==> willow <==
==> flow/design.v (excerpt) <==
module mult32x32 (
    input logic clk,             
    input logic reset,           
    input logic start,           
    input logic [31:0] a,        
    input logic [31:0] b,        
    output logic busy,           
    output logic [63:0] product  
);
clock: 10.4 ns
lec_check: 0
cap_margin: 15
core_margin: 2
core_utilization: 69
cts_cluster_diameter: 385
cts_cluster_size: 96
place_density: 0.4
setup_slack_margin: 0.72
slew_margin: 20
run.sh (not shown) runs the stock make flow with config.mk's settings and CLKGATE_MAP_FILE=.
==> inputs of quartz, as changes to willow <==
- CAP_MARGIN: 15 -> 20
- CORE_UTILIZATION: 69 -> 54
- CTS_CLUSTER_DIAMETER: 385 -> 43
- CTS_CLUSTER_SIZE: 96 -> 52
- PLACE_DENSITY: 0.4 -> default
- SETUP_SLACK_MARGIN: 0.72 -> default
- TNS_END_PERCENT: default -> 15
==> flow/constraint.sdc (replaced) <==
create_clock -name core_clock -period 8.16 [get_ports {clk}]
set_input_delay 1.6320 -clock core_clock [delete_from_list [all_inputs] [get_ports {clk}]]
set_output_delay 1.6320 -clock core_clock [all_outputs]
set_load 0.01 [all_outputs]
==> reports/metrics.csv <==
metric,value,unit
die_h,133,µm
dp.cells,1896,
coreArea,16500,µm²
lastStage,global routing (5_1_grt),
error_line,[ERROR GRT-0232] Routing congestion too high. Check the congestion heatmap in the GUI.,
routabilityCongestion,1.01,
fp-utilization,70.2,%
grt_overflow,277,
met1_usage,86.4,%
status,stopped before the end,
[end of results for willow]
==> reports/metrics.csv <==
metric,value,unit
postLayoutSetupSlackWorst,-2.15,ns
num_antenna_cells,5,
grt_overflow,0,
status,failed layout checks,
setup_viol,56,
fp-utilization,55.0,%
die_area,22600,µm²
fin_worst_skew,0.0186,ns
met1_usage,53.1,%
bufAreaShareNonClock,27.5,%
clock_latency,0.36,ns
grt_max_degree,86,
failed_checks,negative setup slack,
die_h,150,µm
coreArea,21000,µm²
dp.cells,2249,
[end of results for quartz]

* * *

==> inputs of trial 94 <==
==> flow/design.v <==
module mult32x32_fsm (
    input logic clk,               
    input logic reset,             
    input logic start,             
    output logic busy,             
    output logic [1:0] a_sel,      
    output logic b_sel,            
    output logic [2:0] shift_sel,  
    output logic upd_prod,         
    output logic clr_prod          
);
	typedef enum { idle, handle1, handle2, handle3, handle4, handle5, handle6, handle7, handle8} sm_type;
	sm_type current_state;
	sm_type next_state;
	always_ff @(posedge clk, posedge reset) begin
		if (reset== 1'b1) begin
			current_state <=idle;
		end
		else begin
			current_state <= next_state;
		end
	end
	always_comb begin
		next_state= current_state;
		busy=1'b1;
		upd_prod= 1'b1;
		clr_prod= 1'b0;
		a_sel= 2'b0;
		b_sel= 1'b0;
		shift_sel= 3'b0;
		case(current_state)
			idle: begin
				if(start== 1'b0) begin
					next_state=idle;
					busy=1'b0;
					upd_prod=1'b0;
				end
				else begin
					next_state=handle1;
					busy=1'b0;
					upd_prod=1'b0;
					clr_prod=1'b1;
				end
			end
			handle1: begin
				next_state= handle2;
				a_sel=2'b0;
				b_sel=1'b0;
				shift_sel=3'b0;
			end
			handle2: begin
				next_state= handle3;
				a_sel=2'b01;
				b_sel=1'b0;
				shift_sel=3'b001;
			end
			handle3: begin
				next_state= handle4;
				a_sel=2'b10;
				b_sel=1'b0;
				shift_sel=3'b010;
			end
			handle4: begin
				next_state= handle5;
				a_sel=2'b11;
				b_sel=1'b0;
				shift_sel=3'b011;
			end
			handle5: begin
				next_state= handle6;
				a_sel=2'b0;
				b_sel=1'b1;
				shift_sel=3'b010;
			end
			handle6: begin
				next_state= handle7;
				a_sel=2'b01;
				b_sel=1'b1;
				shift_sel=3'b011;
			end
			handle7: begin
				next_state= handle8;
				a_sel=2'b10;
				b_sel=1'b1;
				shift_sel=3'b100;
			end
			handle8: begin
				next_state= idle;
				a_sel=2'b11;
				b_sel=1'b1;
				shift_sel=3'b101;
			end
		endcase
	end
endmodule
module mult32x32_arith (
    input logic clk,              
    input logic reset,            
    input logic [31:0] a,         
    input logic [31:0] b,         
    input logic [1:0] a_sel,      
    input logic b_sel,            
    input logic [2:0] shift_sel,  
    input logic upd_prod,         
    input logic clr_prod,         
    output logic [63:0] product   
);
logic [15:0] out16;
logic [7:0] out8;
always_comb begin
	case(a_sel)
		2'b00: out8 = a[7:0];
		2'b01: out8 = a[15:8];
		2'b10: out8 = a[23:16];
		2'b11: out8 = a[31:24];
	endcase
end
always_comb begin
	case(b_sel)
		1'b0: out16 = b[15:0];
		1'b1: out16 = b[31:16];
	endcase
end
logic [23:0] mult;
always_comb begin
	mult = out16 * out8;
end
logic [63:0] shifted;
always_comb begin
	shifted = 64'b0;
	case(shift_sel)
		3'b000: shifted = mult;
		3'b001: shifted = mult << 8; 
		3'b010: shifted = mult << 16;
		3'b011: shifted = mult << 24;
		3'b100: shifted = mult << 32;
		3'b101: shifted = mult << 40;
	endcase
end
always_ff @(posedge clk, posedge reset) begin
	if(reset == 1'b1) begin 
		product <= 64'b0;
	end
	else begin
		if(clr_prod == 1'b1) begin
			product <= 64'b0;
		end
		else if (upd_prod == 1'b1) begin
			product <= product + shifted;
		end
	end
end
endmodule
module mult32x32 (
    input logic clk,             
    input logic reset,           
    input logic start,           
    input logic [31:0] a,        
    input logic [31:0] b,        
    output logic busy,           
    output logic [63:0] product  
);
logic [1:0] a_sel;
logic b_sel;
logic [2:0] shift_sel;
logic upd_prod;
logic clr_prod;
mult32x32_fsm fsm(
	.clk(clk),
	.reset(reset),
	.start(start),
	.busy(busy),
	.a_sel(a_sel),
	.b_sel(b_sel),
	.shift_sel(shift_sel),
	.upd_prod(upd_prod),
	.clr_prod(clr_prod)
);
mult32x32_arith arith(
	.clk(clk),
	.reset(reset),
	.a(a),
	.b(b),
	.a_sel(a_sel),
	.b_sel(b_sel),
	.shift_sel(shift_sel),
	.upd_prod(upd_prod),
	.clr_prod(clr_prod),
	.product(product)
);
endmodule
==> flow/run.sh <==
#!/bin/bash
# the make line also repeats each setting of config.mk as NAME=value (left out here)
make -C /OpenROAD-flow-scripts/flow DESIGN_CONFIG=/design/flow/config.mk WORK_HOME=/design/flow/orfs CLKGATE_MAP_FILE= finish
==> flow/config.mk <==
export PLATFORM = sky130hd
export DESIGN_NAME = mult32x32
export DESIGN_NICKNAME = mult32x32
export VERILOG_FILES = /design/flow/design.v
export SDC_FILE = /design/flow/constraint.sdc
export NUM_CORES = 4
export LEC_CHECK = 0
export ABC_AREA = 1
export CAP_MARGIN = 20
export CORE_MARGIN = 2
export CORE_UTILIZATION = 72
export CTS_CLUSTER_DIAMETER = 400
export CTS_CLUSTER_SIZE = 92
export SETUP_SLACK_MARGIN = 0.42
export SLEW_MARGIN = 20
==> flow/constraint.sdc <==
create_clock -name core_clock -period 4.7 [get_ports {clk}]
set_input_delay 0.9400 -clock core_clock [delete_from_list [all_inputs] [get_ports {clk}]]
set_output_delay 0.9400 -clock core_clock [all_outputs]
set_load 0.01 [all_outputs]
==> inputs of trial 2, as changes to trial 94 <==
==> flow/config.mk (replaced) <==
export PLATFORM = sky130hd
export DESIGN_NAME = mult32x32
export DESIGN_NICKNAME = mult32x32
export VERILOG_FILES = /design/flow/design.v
export SDC_FILE = /design/flow/constraint.sdc
export NUM_CORES = 4
export LEC_CHECK = 0
export CAP_MARGIN = 20
export CORE_MARGIN = 2
export CORE_UTILIZATION = 72
export CTS_CLUSTER_DIAMETER = 348
export CTS_CLUSTER_SIZE = 98
export PLACE_DENSITY = 0.39
export SLEW_MARGIN = 20
export TNS_END_PERCENT = 10
==> flow/constraint.sdc (replaced) <==
create_clock -name core_clock -period 11.5 [get_ports {clk}]
set_input_delay 2.3000 -clock core_clock [delete_from_list [all_inputs] [get_ports {clk}]]
set_output_delay 2.3000 -clock core_clock [all_outputs]
set_load 0.01 [all_outputs]
==> inputs of trial 34, as changes to trial 94 <==
==> flow/config.mk (replaced) <==
export PLATFORM = sky130hd
export DESIGN_NAME = mult32x32
export DESIGN_NICKNAME = mult32x32
export VERILOG_FILES = /design/flow/design.v
export SDC_FILE = /design/flow/constraint.sdc
export NUM_CORES = 4
export LEC_CHECK = 0
export CAP_MARGIN = 20
export CORE_MARGIN = 2
export CORE_UTILIZATION = 58
export CTS_CLUSTER_DIAMETER = 30
export CTS_CLUSTER_SIZE = 37
export SLEW_MARGIN = 20
export TNS_END_PERCENT = 15
==> flow/constraint.sdc (replaced) <==
create_clock -name core_clock -period 8.16 [get_ports {clk}]
set_input_delay 1.6320 -clock core_clock [delete_from_list [all_inputs] [get_ports {clk}]]
set_output_delay 1.6320 -clock core_clock [all_outputs]
set_load 0.01 [all_outputs]
==> flow_results.org <==
#+TITLE: Flow metrics

** Synth
- Number of distinct library cells after synthesis :: 76
- After synthesis, the share of cell area in mux cells is 1.95%.
- Of the total synthesized cell area, the portion taken by XOR and XNOR cells is 5.38%.
- Main area contributors :: dfrtp_1 16%, fa_1 15%, ha_1 12%
- Yosys stat counts 1490 cells in the synthesized netlist.
- By instance count, the leading cell after synthesis is nor2_1.
- Proportion of synthesized chip area in sequential cells :: 15.8%

** Outcome
- Status :: no timing/DRC/antenna violations
the above is filed under trial 2

==> flow_results.org <==
#+TITLE: Implementation results

** Floorplan
- Pin placement for this block handled 132 I/O pins.

** Synth
- The synthesis stats list as the most numerous cell nand2_1.
- The synthesized netlist contains 55 unique library cells.
- Summing the areas of all compound-gate instances in the mapped netlist gives 14.5% of the synthesized area.
- The cell-mix breakdown from Yosys lists the XOR/XNOR area share as 2.51%.
- Main area contributors :: nand2_1 17%, dfrtp_1 14%, fa_1 13%
- Area fraction in mux cells :: 0.466%
- Ranking of synthesized cells by instance count :: 567 x nand2_1, 324 x inv_1, 283 x nor2_1, 113 x a21oi_1, 107 x ha_1
- Proportion of synthesized chip area in sequential cells :: 14.2%
- Number of cell instances after yosys synthesis :: 2019

** Outcome
- The flow stopped in 3_5_place_dp.
- The tool reported: "[ERROR DPL-0038] Utilization greater than 100%, impossible to legalize".
- The flow did not finish.
the above is filed under trial 94

==> flow_results.org <==
#+TITLE: Implementation results

** Outcome
- The flow did not finish.
- It got as far as 5_1_grt and failed there.
- The first error in the log reads "[ERROR GRT-0232] Routing congestion too high. Check the congestion heatmap in the GUI".

** Synth
- Of the post-synthesis cell area, the part taken by muxes is 1.95%.
- The synthesized netlist devotes 5.38% of its cell area to XOR and XNOR gates.
- Most repeated cell in the gate-level netlist after synthesis :: nor2_1
- Per Yosys stat, the portion of area used by sequential elements is 15.8%.
- Main area contributors :: dfrtp_1 16%, fa_1 15%, ha_1 12%
- The synth_stat.txt file lists the number of cells as 1490.
- Number of distinct library cells after synthesis :: 76

** Clock tree
- Clock tree root buffer cell :: clkbuf_16
the above is filed under trial 34


* * *

==> 03-04: inputs <==
Starts from the design.v that is shown in full above.
Settings: LEC_CHECK=0, CAP_MARGIN=0, CORE_ASPECT_RATIO=0.5, CORE_MARGIN=8, CORE_UTILIZATION=60, SETUP_SLACK_MARGIN=-1.2, SLEW_MARGIN=20; clock period 12.0 ns.
==> inputs of 01-06, as changes to 03-04 <==
- CAP_MARGIN: 0 -> 20
- CORE_ASPECT_RATIO: 0.5 -> unset
- CORE_MARGIN: 8 -> 2
- CORE_UTILIZATION: 60 -> 58
- CTS_CLUSTER_DIAMETER: unset -> 81
- SETUP_SLACK_MARGIN: -1.2 -> unset
==> flow/constraint.sdc (replaced) <==
create_clock -name core_clock -period 8.65 [get_ports {clk}]
set_input_delay 1.7300 -clock core_clock [delete_from_list [all_inputs] [get_ports {clk}]]
set_output_delay 1.7300 -clock core_clock [all_outputs]
set_load 0.01 [all_outputs]
==> inputs of 06-13, as changes to 03-04 <==
- ABC_AREA: unset -> 1
- CAP_MARGIN: 0 -> 40
- CELL_PAD_IN_SITES_GLOBAL_PLACEMENT: unset -> 1
- CORE_ASPECT_RATIO: 0.5 -> 1.01
- CORE_MARGIN: 8 -> 2
- CORE_UTILIZATION: 60 -> 19
- GPL_ROUTABILITY_DRIVEN: unset -> 0
- HOLD_SLACK_MARGIN: unset -> 0.08
- MIN_ROUTING_LAYER: unset -> met2
- PLACE_DENSITY_LB_ADDON: unset -> 0.19
- SETUP_SLACK_MARGIN: -1.2 -> unset
==> summary of the runs <==
- 06-13 ran to the end with violations: DRC. 03-04 completed with no timing, DRC or antenna violations. 01-06 aborted during global routing on GRT-0232.
- In 06-13 the setup slack is better than in 03-04, by 0.42 ns.
- Routed wire length: 06-13 is higher than 03-04 (66%).
- Sequential cell count is the same in 06-13 and 03-04.
- In 06-13 the via count is larger than in 03-04, by about 70%.

* * *

==> run a: inputs <==
Starts from the design.v that is shown in full above.
==> flow/config.mk <==
export PLATFORM = sky130hd
export DESIGN_NAME = mult32x32
export DESIGN_NICKNAME = mult32x32
export VERILOG_FILES = /design/flow/design.v
export SDC_FILE = /design/flow/constraint.sdc
export NUM_CORES = 4
export LEC_CHECK = 0
export ABC_AREA = 0
export CAP_MARGIN = 15
export CORE_ASPECT_RATIO = 0.87
export CORE_MARGIN = 2
export CORE_UTILIZATION = 72
export CTS_CLUSTER_DIAMETER = 102
export CTS_CLUSTER_SIZE = 100
export GPL_TIMING_DRIVEN = 1
export SETUP_SLACK_MARGIN = 1.37
export SLEW_MARGIN = 20
export TNS_END_PERCENT = 70
==> flow/constraint.sdc <==
create_clock -name core_clock -period 6.76 [get_ports {clk}]
set_input_delay 1.3520 -clock core_clock [delete_from_list [all_inputs] [get_ports {clk}]]
set_output_delay 1.3520 -clock core_clock [all_outputs]
set_load 0.01 [all_outputs]
==> inputs of run b, as changes to run a <==
==> flow/config.mk (replaced) <==
export PLATFORM = sky130hd
export DESIGN_NAME = mult32x32
export DESIGN_NICKNAME = mult32x32
export VERILOG_FILES = /design/flow/design.v
export SDC_FILE = /design/flow/constraint.sdc
export NUM_CORES = 4
export LEC_CHECK = 0
export ABC_AREA = 1
export CAP_MARGIN = 25
export CORE_ASPECT_RATIO = 1.08
export CORE_MARGIN = 2
export CORE_UTILIZATION = 44
export CTS_CLUSTER_DIAMETER = 206
export CTS_CLUSTER_SIZE = 99
export GPL_TIMING_DRIVEN = 0
export PLACE_DENSITY = 0.74
export SLEW_MARGIN = 20
export TNS_END_PERCENT = 5
==> inputs of run c, as changes to run a <==
==> flow/config.mk (replaced) <==
export PLATFORM = sky130hd
export DESIGN_NAME = mult32x32
export DESIGN_NICKNAME = mult32x32
export VERILOG_FILES = /design/flow/design.v
export SDC_FILE = /design/flow/constraint.sdc
export NUM_CORES = 4
export LEC_CHECK = 0
export CAP_MARGIN = 20
export CORE_MARGIN = 2
export CORE_UTILIZATION = 62
export SLEW_MARGIN = 20
==> flow/constraint.sdc (replaced) <==
create_clock -name core_clock -period 5.3 [get_ports {clk}]
set_input_delay 1.0600 -clock core_clock [delete_from_list [all_inputs] [get_ports {clk}]]
set_output_delay 1.0600 -clock core_clock [all_outputs]
set_load 0.01 [all_outputs]
==> inputs of run d, as changes to run a <==
==> flow/config.mk (replaced) <==
export PLATFORM = sky130hd
export DESIGN_NAME = mult32x32
export DESIGN_NICKNAME = mult32x32
export VERILOG_FILES = /design/flow/design.v
export SDC_FILE = /design/flow/constraint.sdc
export NUM_CORES = 4
export LEC_CHECK = 0
export CAP_MARGIN = 20
export CORE_MARGIN = 2
export CORE_UTILIZATION = 58
export SLEW_MARGIN = 20
export TNS_END_PERCENT = 5
==> flow/constraint.sdc (replaced) <==
create_clock -name core_clock -period 8.01 [get_ports {clk}]
set_input_delay 1.6020 -clock core_clock [delete_from_list [all_inputs] [get_ports {clk}]]
set_output_delay 1.6020 -clock core_clock [all_outputs]
set_load 0.01 [all_outputs]
==> results <==
| item | run a | run d | run b | run c |
|---|---|---|---|---|
| Avg Inst Size Synth | 7.76 um^2 | 7.76 um^2 | 6.39 um^2 | 7.76 um^2 |
| Combinational Gates | - | 1,223 | 1,579 | - |
| Area share of xor/xnor cells in the synthesized design | 5.38% | 5.38% | 2.51% | 5.38% |
| Run status | did not finish | failed layout checks | failed layout checks | did not finish |
| Stage where the flow stopped | detailed placement (3_5_place_dp) | - | - | clock tree synthesis (4_1_cts) |
| Layout check failures | - | setup timing | setup timing | - |
| Tool warning count | - | 31 | 29 | - |
| Hold_sp | - | fsm.current_state[5] | fsm.current_state[5] | - |
| Floorplan core area | 15,800 um^2 | 19,500 um^2 | 29,000 um^2 | 18,100 um^2 |
| Clk_skew | - | 19.7 ps | 9.10 ps | - |
| Number of remaining DRC errors | - | 0 | 0 | - |
| Crit. Startpoint | - | a[10] | a[14] | - |
| Routed met2 length | - | 23.1 mm | 24.4 mm | - |
| WP buf/inv | - | 10 | 7 | - |
| Worst-skew pair later-pin latency | - | 360 ps | 370 ps | - |
